==> flow/design.v (excerpt) <==
module pt100_temp (
    input  wire        clk,
    input  wire        rst,
    input  wire        in_valid,
    output wire        in_ready,
    input  wire [11:0] yk,
    output wire        out_valid,
    output wire [27:0] temp,
    output wire [27:0] temp_filt,
    output wire        alarm
    );
clock: 13.7 ns
lec_check: 0
abc_area: 1
cap_margin: 20
core_margin: 2
core_utilization: 72
cts_cluster_diameter: 210
cts_cluster_size: 52
place_density: 0.6
slew_margin: 20
run.sh (not shown) runs the stock make flow with config.mk's settings and CLKGATE_MAP_FILE=.
The baseline ended with an error in 5_1_grt with GRT-0232.
Change:
Settings changed: ABC_AREA 1 to not set, CTS_CLUSTER_DIAMETER 210 to not set, CTS_CLUSTER_SIZE 52 to not set, PLACE_DENSITY 0.6 to not set, PLACE_DENSITY_LB_ADDON set to 0.0, SETUP_SLACK_MARGIN set to 5.0.
Clock period 13.7 ns to 18.6 ns, I/O delays scaled along.
=> The new run completed and failed the layout checks on max-capacitance violations, max-slew violations; area after synthesis fell by 4.3%; die area fell by about 4.3%; synthesized cell count fell by about 19%.
Change:
Settings changed: ABC_AREA set to 1, CORE_ASPECT_RATIO set to 1.51, CTS_CLUSTER_DIAMETER set to 222, CTS_CLUSTER_SIZE set to 72, GPL_ROUTABILITY_DRIVEN set to 1, MAX_ROUTING_LAYER set to met4, MIN_ROUTING_LAYER set to met1, PLACE_DENSITY_LB_ADDON 0.0 to 0.04, SETUP_SLACK_MARGIN 5.0 to -0.01, SLEW_MARGIN 20 to 35.
Clock period 18.6 ns to 14.7 ns, I/O delays scaled along.
The new run aborted during 5_1_grt with GRT-0116.
Synthesized cell count came out higher by 23%.
Synthesized area came out higher by 4.5%.
Die size came out higher by about 4.5%.
Change:
Settings changed: CORE_ASPECT_RATIO 1.51 to not set, CORE_UTILIZATION 72 to 59, CTS_CLUSTER_DIAMETER 222 to 170, CTS_CLUSTER_SIZE 72 to not set, MAX_ROUTING_LAYER met4 to not set, PLACE_DENSITY_LB_ADDON 0.04 to 0.18, SETUP_SLACK_MARGIN -0.01 to 0.26, TNS_END_PERCENT set to 5.
Result:
- With this change the flow completed, yet does not pass: negative setup slack
- die area climbs by 22%
- area after synthesis is unchanged
- synthesized cell count stays the same
Change:
Settings changed: ABC_AREA 1 to not set, CORE_UTILIZATION 59 to 72, CTS_CLUSTER_DIAMETER 170 to not set, GPL_ROUTABILITY_DRIVEN 1 to not set, MAX_ROUTING_LAYER set to met4, MIN_ROUTING_LAYER met1 to not set, PLACE_DENSITY_LB_ADDON 0.18 to 0.0, SETUP_SLACK_MARGIN 0.26 to -1.17, SLEW_MARGIN 35 to 20, TNS_END_PERCENT 5 to not set.
Clock period 14.7 ns to 15.3 ns, I/O delays scaled along.
Now the flow died in 5_1_grt with GRT-0116.
Die area decreases by 21%.
Area after synthesis decreases by 4.3%.
Synthesized cell count decreases by 19%.
Change:
Settings changed: CELL_PAD_IN_SITES_GLOBAL_PLACEMENT set to 3, CORE_UTILIZATION 72 to 40, GPL_ROUTABILITY_DRIVEN set to 0, HOLD_SLACK_MARGIN set to 0.06, MAX_ROUTING_LAYER met4 to not set, PLACE_DENSITY set to 0.6, PLACE_DENSITY_LB_ADDON 0.0 to not set, SETUP_SLACK_MARGIN -1.17 to not set, SLEW_MARGIN 20 to 15.
Clock period 15.3 ns to 24.0 ns, I/O delays scaled along.
Outcome: With this change the flow completed without violations; area after synthesis is unchanged; die size went up by 79%; synthesized cell count does not change.

========
v6:
pt100_temp again, from the RTL that the note above started with.
clock: 14.7 ns
lec_check: 0
abc_area: 1
cap_margin: 20
core_margin: 2
core_utilization: 72
cts_cluster_diameter: 222
cts_cluster_size: 72
gpl_routability_driven: 1
max_routing_layer: met4
min_routing_layer: met1
place_density_lb_addon: 0.01
setup_slack_margin: 4.29
slew_margin: 35
v6 terminated abnormally: global routing (5_1_grt) reported ODB-0269.
The following lists how v7 was set up differently from v6:
Settings: clearing SETUP_SLACK_MARGIN, which used to be 4.29; clearing MIN_ROUTING_LAYER, which used to be met1; clearing MAX_ROUTING_LAYER, which used to be met4; clearing GPL_ROUTABILITY_DRIVEN, which used to be 1; clearing CTS_CLUSTER_SIZE, which used to be 72; clearing PLACE_DENSITY_LB_ADDON, which used to be 0.01; putting PLACE_DENSITY at 0.6 where nothing was set; clearing CTS_CLUSTER_DIAMETER, which used to be 222; swapping 72 for 28 in CORE_UTILIZATION; swapping 35 for 20 in SLEW_MARGIN; clearing ABC_AREA, which used to be 1; swapping 14.7 for 22.1 in the clock period (ns, I/O delays scaled along).
Findings:
The higher area after detailed placement came out of v6.
v7 | stages: all done | timing, DRC, antenna: all pass
v6 did not finish; the tool stopped in global routing (5_1_grt) with error ODB-0269.
v7 vs v6 — gate count of the mapped netlist dropped by more than 10%
Looking at post-synth area from yosys stat across v6 and v7, the one that comes out lower is v7.

========
pt100_temp again, from the RTL that the note above started with.
Settings: LEC_CHECK=0, ABC_AREA=1, CAP_MARGIN=5, CELL_PAD_IN_SITES_DETAIL_PLACEMENT=2, CORE_MARGIN=8, CORE_UTILIZATION=38, GPL_ROUTABILITY_DRIVEN=1, GPL_TIMING_DRIVEN=0, HOLD_SLACK_MARGIN=-0.01, PLACE_DENSITY_LB_ADDON=0.07, SETUP_SLACK_MARGIN=1.07, SLEW_MARGIN=10, TNS_END_PERCENT=15; clock period 13.7 ns.
The baseline completed and failed the layout checks on max-capacitance violations, max-slew violations, negative setup slack.
Then changed:
- ABC_AREA: 1 -> default
- CAP_MARGIN: 5 -> 20
- CELL_PAD_IN_SITES_DETAIL_PLACEMENT: 2 -> default
- CORE_MARGIN: 8 -> 2
- CORE_UTILIZATION: 38 -> 72
- GPL_ROUTABILITY_DRIVEN: 1 -> default
- GPL_TIMING_DRIVEN: 0 -> default
- HOLD_SLACK_MARGIN: -0.01 -> default
- PLACE_DENSITY_LB_ADDON: 0.07 -> 0.0
- SETUP_SLACK_MARGIN: 1.07 -> 2.03
- SLEW_MARGIN: 10 -> 20
- TNS_END_PERCENT: 15 -> default
- clock period: 13.7 -> 18.6 ns (I/O delays scaled with it)
This time the run finished clean.
Hold slack is better by 0.036 ns.
Global-route usage climbs by 13 points.
Cell area drops by 11%.
Sequential cell count does not change.
Power drops by 40%.
Clock power drops by 34%.
Setup slack is better by 5.9 ns.
Then changed:
- CTS_CLUSTER_DIAMETER: default -> 29
- CTS_CLUSTER_SIZE: default -> 61
- GPL_ROUTABILITY_DRIVEN: default -> 1
- MIN_ROUTING_LAYER: default -> met1
- PLACE_DENSITY_LB_ADDON: 0.0 -> default
- SETUP_SLACK_MARGIN: 2.03 -> 1.21
- SLEW_MARGIN: 20 -> 35
- TNS_END_PERCENT: default -> 5
- clock period: 18.6 -> 4.68 ns (I/O delays scaled with it)
Effect: Now the flow stopped in clock tree synthesis (4_1_cts). Area after synthesis does not change. Synthesized cell count does not change. Die size does not change.
No activity file was given, so power comes from the tool's default toggle rates.
